run A:
==> flow/design.v <==
module s_box (
    input [3:0] i_sb, output [3:0] o_sb
);
    assign o_sb[0] = (!i_sb[3]&!i_sb[2]&i_sb[1]) | (!i_sb[2]&i_sb[1]&i_sb[0]) 
    | (!i_sb[3]&i_sb[2]&!i_sb[1]) | (i_sb[2]&!i_sb[1]&i_sb[0]) | 
    (i_sb[3]&!i_sb[2]&!i_sb[1]&!i_sb[0]) | (i_sb[3]&i_sb[2]&i_sb[1]&!i_sb[0]);
    assign o_sb[1] = (!i_sb[3]&!i_sb[2]&!i_sb[0]) | (!i_sb[3]&!i_sb[1]&!i_sb[0]) | (i_sb[2]&i_sb[1]&i_sb[0]) 
| (i_sb[3]&!i_sb[2]&i_sb[0]) | (i_sb[3]&i_sb[2]&i_sb[1]);
    assign o_sb[2] = (!i_sb[3]&!i_sb[2]&!i_sb[1]) | (!i_sb[2]&!i_sb[1]&!i_sb[0]) | (!i_sb[3]&i_sb[2]&!i_sb[0]) 
| (i_sb[3]&i_sb[1]&i_sb[0]) | (i_sb[3]&i_sb[2]&i_sb[0]);
    assign o_sb[3] = (!i_sb[3]&!i_sb[2]&!i_sb[0]) | (!i_sb[3]&i_sb[1]&!i_sb[0]) | (!i_sb[3]&i_sb[2]&i_sb[0]) 
| (i_sb[3]&!i_sb[1]&!i_sb[0]) | (i_sb[3]&!i_sb[2]&i_sb[1]&i_sb[0]);
endmodule
module block_shuffle (
    input [15:0] i_bs, output [15:0] o_bs
);
    assign o_bs = {i_bs[7:4], i_bs[3:0], i_bs[15:12], i_bs[11:8]};
endmodule
module round_permutation #(
    parameter [5:0] shift = 5'b0000,
    parameter [7:0] data_length = 8'd16
)(
    input [data_length - 1:0] i_rp,  output [data_length - 1:0] o_rp
); 
assign o_rp = (i_rp << shift) | (i_rp >> (data_length - shift));
endmodule
module key_scheduler (
    input clk, rst, input [4:0] round_counter, input [79:0] i_ks_oldkey, output [79:0] o_ks_newkey 
);
    wire [79:0] level_shift;
    wire [79:0] level_sbox;
    wire [4:0] xor_rc;
    round_permutation #(.shift(13), .data_length(80)) rp (.i_rp(i_ks_oldkey), .o_rp(level_shift));
    s_box sb(.i_sb(level_shift[3:0]), .o_sb(level_sbox[3:0]));
    assign level_sbox[79:4] = level_shift[79:4];
    assign xor_rc = level_sbox[63:59]^(round_counter -1);
    assign o_ks_newkey = {level_sbox[79:64], xor_rc, level_sbox[58:0]};
endmodule
module dec_s_box (
    input [3:0] i_sb, output reg [3:0] o_sb 
);
    always @(*) begin
        case(i_sb)
        4'h0: o_sb = 4'hA;
        4'h1: o_sb = 4'h3;
        4'h2: o_sb = 4'h9;
        4'h3: o_sb = 4'hE;
        4'h4: o_sb = 4'h1;
        4'h5: o_sb = 4'hD;
        4'h6: o_sb = 4'hF;
        4'h7: o_sb = 4'h4;
        4'h8: o_sb = 4'hC;
        4'h9: o_sb = 4'h5;
        4'hA: o_sb = 4'h7;
        4'hB: o_sb = 4'h2;
        4'hC: o_sb = 4'h6;
        4'hD: o_sb = 4'h8;
        4'hE: o_sb = 4'h0;
        4'hF: o_sb = 4'hB;
        endcase
    end
endmodule
module dec_block_shuffle (
    input [15:0] i_bs, output [15:0] o_bs
);
    block_shuffle bs (i_bs, o_bs);
endmodule
module dec_round_permutation #(
    parameter [5:0] shift = 5'b0000,
    parameter [7:0] data_length = 8'd16
)(
    input [data_length - 1:0] i_rp,  output [data_length - 1:0] o_rp
); 
    assign o_rp = (i_rp >> shift) | (i_rp << (data_length - shift));
endmodule
module dec_XOR_layer (
    input [63:0] i_xor, output [63:0] o_xor
);
    assign o_xor = {(i_xor[63:48]^i_xor[47:32]), (i_xor[47:32]^i_xor[31:16]^i_xor[15:0]),(i_xor[63:48]^i_xor[47:32]^i_xor[31:16]), (i_xor[31:16]^i_xor[15:0])};
endmodule
module dec_permutation_layer (
    input [63:0] i_pl, output [63:0] o_pl
);
    wire [63:0] rp2bs;
    wire [63:0] xor2rp;
    dec_XOR_layer xl(.i_xor(i_pl), .o_xor(xor2rp));
            dec_round_permutation #(.shift(1), .data_length(16)) rp0(.i_rp(xor2rp[(16*0 + 15):16*0]), .o_rp(rp2bs[15:0]));
            dec_round_permutation #(.shift(4), .data_length(16)) rp1(.i_rp(xor2rp[(16*1 + 15):16*1]), .o_rp(rp2bs[(16 + 15):16*1]));
            dec_round_permutation #(.shift(7), .data_length(16)) rp2(.i_rp(xor2rp[(16*2 + 15):16*2]), .o_rp(rp2bs[(16*2 + 15):16*2]));
            dec_round_permutation #(.shift(9), .data_length(16)) rp3(.i_rp(xor2rp[(16*3 + 15):16*3]), .o_rp(rp2bs[(16*3 + 15):16*3]));
    genvar i;
    generate
        for (i = 0; i < 4; i = i +1 ) begin
            dec_block_shuffle bs(.i_bs(rp2bs[(16*i + 15):16*i]), .o_bs(o_pl[(16*i + 15):16*i]));
        end
    endgenerate
endmodule
module dec_add_round_key (
    input [63:0] i_ark_cipher, input [63:0] i_ark_key,
    output [63:0] o_ark_msg
);
    wire [63:0] sb2xor;
    wire [63:0] pl2sb;
    dec_permutation_layer pl(.i_pl(i_ark_cipher), .o_pl(pl2sb));
    genvar j;
    generate    
    for(j=0; j < 16; j = j + 1) begin
            dec_s_box sb(.i_sb(pl2sb[(4*j + 3):4*j]), .o_sb(sb2xor[(4*j + 3):4*j]));
        end
    endgenerate
    assign o_ark_msg = i_ark_key ^ sb2xor;
endmodule
module dec_key_scheduler (
    input clk, rst, input [4:0] round_counter, input [79:0] i_ks_oldkey, output [79:0] o_ks_newkey 
);
    wire [79:0] level_shift;
    wire [79:0] level_sbox;
    wire [4:0] xor_rc;
    assign {level_sbox[79:64], xor_rc, level_sbox[58:0]} = i_ks_oldkey;
    assign level_sbox[63:59] = xor_rc ^(round_counter -1);
    assign level_shift[79:4] = level_sbox[79:4];
    dec_s_box sb(.i_sb(level_sbox[3:0]), .o_sb(level_shift[3:0]));
    dec_round_permutation #(.shift(13), .data_length(80)) rp (.i_rp(level_shift), .o_rp(o_ks_newkey));
endmodule
module boron_dec (
    input  clk, rst, start, input [63:0] plain_text, input [79:0] master_key,
    output reg done, output reg [63:0] cipher_text
);
    parameter IDLE = 3'b000, KEYGEN = 3'b011, ROUND = 3'b001;
    reg [2:0] reg_sm_main;
    reg [4:0] reg_round_counter;
    reg [63:0] reg_plaintext;
    wire [63:0] reg_nextplaintext;
    reg [79:0] reg_key;
    wire [79:0] reg_nextkey, dec_reg_nextkey;
    key_scheduler ks(.clk(clk), .rst(rst), .round_counter(reg_round_counter), .i_ks_oldkey(reg_key), .o_ks_newkey(reg_nextkey));
    dec_key_scheduler dks(.clk(clk), .rst(rst), .round_counter(reg_round_counter), .i_ks_oldkey(reg_key), .o_ks_newkey(dec_reg_nextkey));
    dec_add_round_key ark(.i_ark_cipher(reg_plaintext), .i_ark_key(dec_reg_nextkey[63:0]), .o_ark_msg(reg_nextplaintext));
    always @(posedge clk ) begin
        if(!rst) begin
            reg_sm_main <= IDLE;
            done <= 1'b0;
        end
        else begin
            done <= 1'b0;
            case (reg_sm_main)
                IDLE:  
                    if(start) begin
                        reg_plaintext <= plain_text;
                        reg_key <= master_key;
                        reg_sm_main <= KEYGEN;
                        reg_round_counter <= 5'd1;
                    end
                    else
                        reg_sm_main <= IDLE;
                KEYGEN:
                    if(reg_round_counter < 25) begin
                        reg_key <= reg_nextkey;
                        reg_round_counter <= reg_round_counter + 1;
                        reg_sm_main <= KEYGEN;
                    end else begin
                        reg_sm_main <= ROUND;
                        reg_plaintext <= (reg_nextkey[63:0] ^ reg_plaintext);
                        reg_key <= reg_nextkey;
                    end
                ROUND:
                    if(reg_round_counter > 1) begin
                        reg_plaintext <= reg_nextplaintext;
                        reg_key <= dec_reg_nextkey;
                        reg_round_counter <= reg_round_counter - 1;
                        reg_sm_main <= ROUND;
                    end
                    else begin
                        cipher_text <= reg_nextplaintext;
                        done <= 1'b1;
                        reg_sm_main <= IDLE;
                    end
                default:
                    reg_sm_main <= IDLE;
            endcase
        end
    end
endmodule
Settings: LEC_CHECK=0, ABC_AREA=0, CAP_MARGIN=20, CELL_PAD_IN_SITES_DETAIL_PLACEMENT=2, CORE_ASPECT_RATIO=0.58, CORE_MARGIN=9, CORE_UTILIZATION=29, CTS_CLUSTER_DIAMETER=170, GPL_ROUTABILITY_DRIVEN=0, GPL_TIMING_DRIVEN=1, MAX_ROUTING_LAYER=met5, MIN_ROUTING_LAYER=met1, PLACE_DENSITY_LB_ADDON=0.03, SETUP_SLACK_MARGIN=0.43, SLEW_MARGIN=20, TNS_END_PERCENT=50; clock period 5.76 ns.
run.sh (not shown) runs the stock make flow with config.mk's settings and CLKGATE_MAP_FILE=.
Run A has completed all stages; timing, DRC and antenna checks passed.
### run A -> run B
# run A
export LEC_CHECK = 0
export ABC_AREA = 0
export CAP_MARGIN = 20
export CELL_PAD_IN_SITES_DETAIL_PLACEMENT = 2
export CORE_ASPECT_RATIO = 0.58
export CORE_MARGIN = 9
export CORE_UTILIZATION = 29
export CTS_CLUSTER_DIAMETER = 170
export GPL_ROUTABILITY_DRIVEN = 0
export GPL_TIMING_DRIVEN = 1
export MAX_ROUTING_LAYER = met5
export MIN_ROUTING_LAYER = met1
export PLACE_DENSITY_LB_ADDON = 0.03
export SETUP_SLACK_MARGIN = 0.43
export SLEW_MARGIN = 20
export TNS_END_PERCENT = 50
create_clock -name core_clock -period 5.76 [get_ports {clk}]
# run B
export LEC_CHECK = 0
export ABC_AREA = 0
export CAP_MARGIN = 20
export CORE_ASPECT_RATIO = 1.0
export CORE_MARGIN = 2
export CORE_UTILIZATION = 70
export CTS_CLUSTER_DIAMETER = 127
export GPL_ROUTABILITY_DRIVEN = 0
export GPL_TIMING_DRIVEN = 1
export HOLD_SLACK_MARGIN = -0.09
export MAX_ROUTING_LAYER = met5
export SETUP_SLACK_MARGIN = -0.18
export SLEW_MARGIN = 20
export TNS_END_PERCENT = 50
create_clock -name core_clock -period 2.6 [get_ports {clk}]
### Flow results
Run B -> stages 100% | layout checks FAIL | negative setup slack
sky130_fd_sc_hd__clkdlybuf4s50_1 as the library cell contributing the largest single delay on the critical path was reported by run A, and sky130_fd_sc_hd__edfxtp_1 by run B.
Diff run A -> run B: internal power consumption went up about 150%; non-clock buffer count climbed 151; final period utilization shows an increase of 47 points.
[inputs] run C vs run B
# run B
export LEC_CHECK = 0
export ABC_AREA = 0
export CAP_MARGIN = 20
export CORE_ASPECT_RATIO = 1.0
export CORE_MARGIN = 2
export CORE_UTILIZATION = 70
export CTS_CLUSTER_DIAMETER = 127
export GPL_ROUTABILITY_DRIVEN = 0
export GPL_TIMING_DRIVEN = 1
export HOLD_SLACK_MARGIN = -0.09
export MAX_ROUTING_LAYER = met5
export SETUP_SLACK_MARGIN = -0.18
export SLEW_MARGIN = 20
export TNS_END_PERCENT = 50
create_clock -name core_clock -period 2.6 [get_ports {clk}]
# run C
export LEC_CHECK = 0
export CAP_MARGIN = 20
export CORE_MARGIN = 2
export CORE_UTILIZATION = 70
export CTS_CLUSTER_DIAMETER = 99
export CTS_CLUSTER_SIZE = 47
export SLEW_MARGIN = 20
create_clock -name core_clock -period 2.57 [get_ports {clk}]
--- outcome ---
Looking at cell resize tally after clock tree synthesis, run C sits 73 higher than run B does.
There was hardly any difference in cell total after placement between run C and run B.
STATUS run=run B STAGES=ALL_DONE FINAL_CHECKS=FAILED CAUSE=negative setup slack
Run C did not finish; a tool error ended it in 5_1_grt.
Re cell area after synthesis: no difference whatsoever between run C and run B.
Number of distinct standard cells referenced by the synthesized netlist: run C vs run B identical
[compare] base=run B new=run C: instance area at placement went up 380 um2; row count has remained practically unchanged; number of buffers added by the clock tree synthesis step -14.
Here is what was changed in the inputs of run D compared with run C.
# run C
export LEC_CHECK = 0
export CAP_MARGIN = 20
export CORE_MARGIN = 2
export CORE_UTILIZATION = 70
export CTS_CLUSTER_DIAMETER = 99
export CTS_CLUSTER_SIZE = 47
export SLEW_MARGIN = 20
create_clock -name core_clock -period 2.57 [get_ports {clk}]
# run D
export LEC_CHECK = 0
export CAP_MARGIN = 20
export CORE_MARGIN = 2
export CORE_UTILIZATION = 40
export SLEW_MARGIN = 20
create_clock -name core_clock -period 5.0 [get_ports {clk}]
==> results <==
- Going from run C to run D, post-cts sizing count shrinks by 76.
- | area of the die | higher: run D |
- Between run D and run C, the number of nets at floorplan does not differ in any meaningful way.
- Per the comparison of run D with run C, synthesized-area fraction occupied by ao, oa, aoi and oai cells ~0 delta; area after synthesis ~0 delta; initial core utilization -30 points; die width +31%; worst setup timing slack at the placement stage +1.60 ns.
- Every stage of the flow completed for run D, and the final layout passed the timing, design-rule and antenna checks.
Power is estimated from default activity; no workload was simulated.
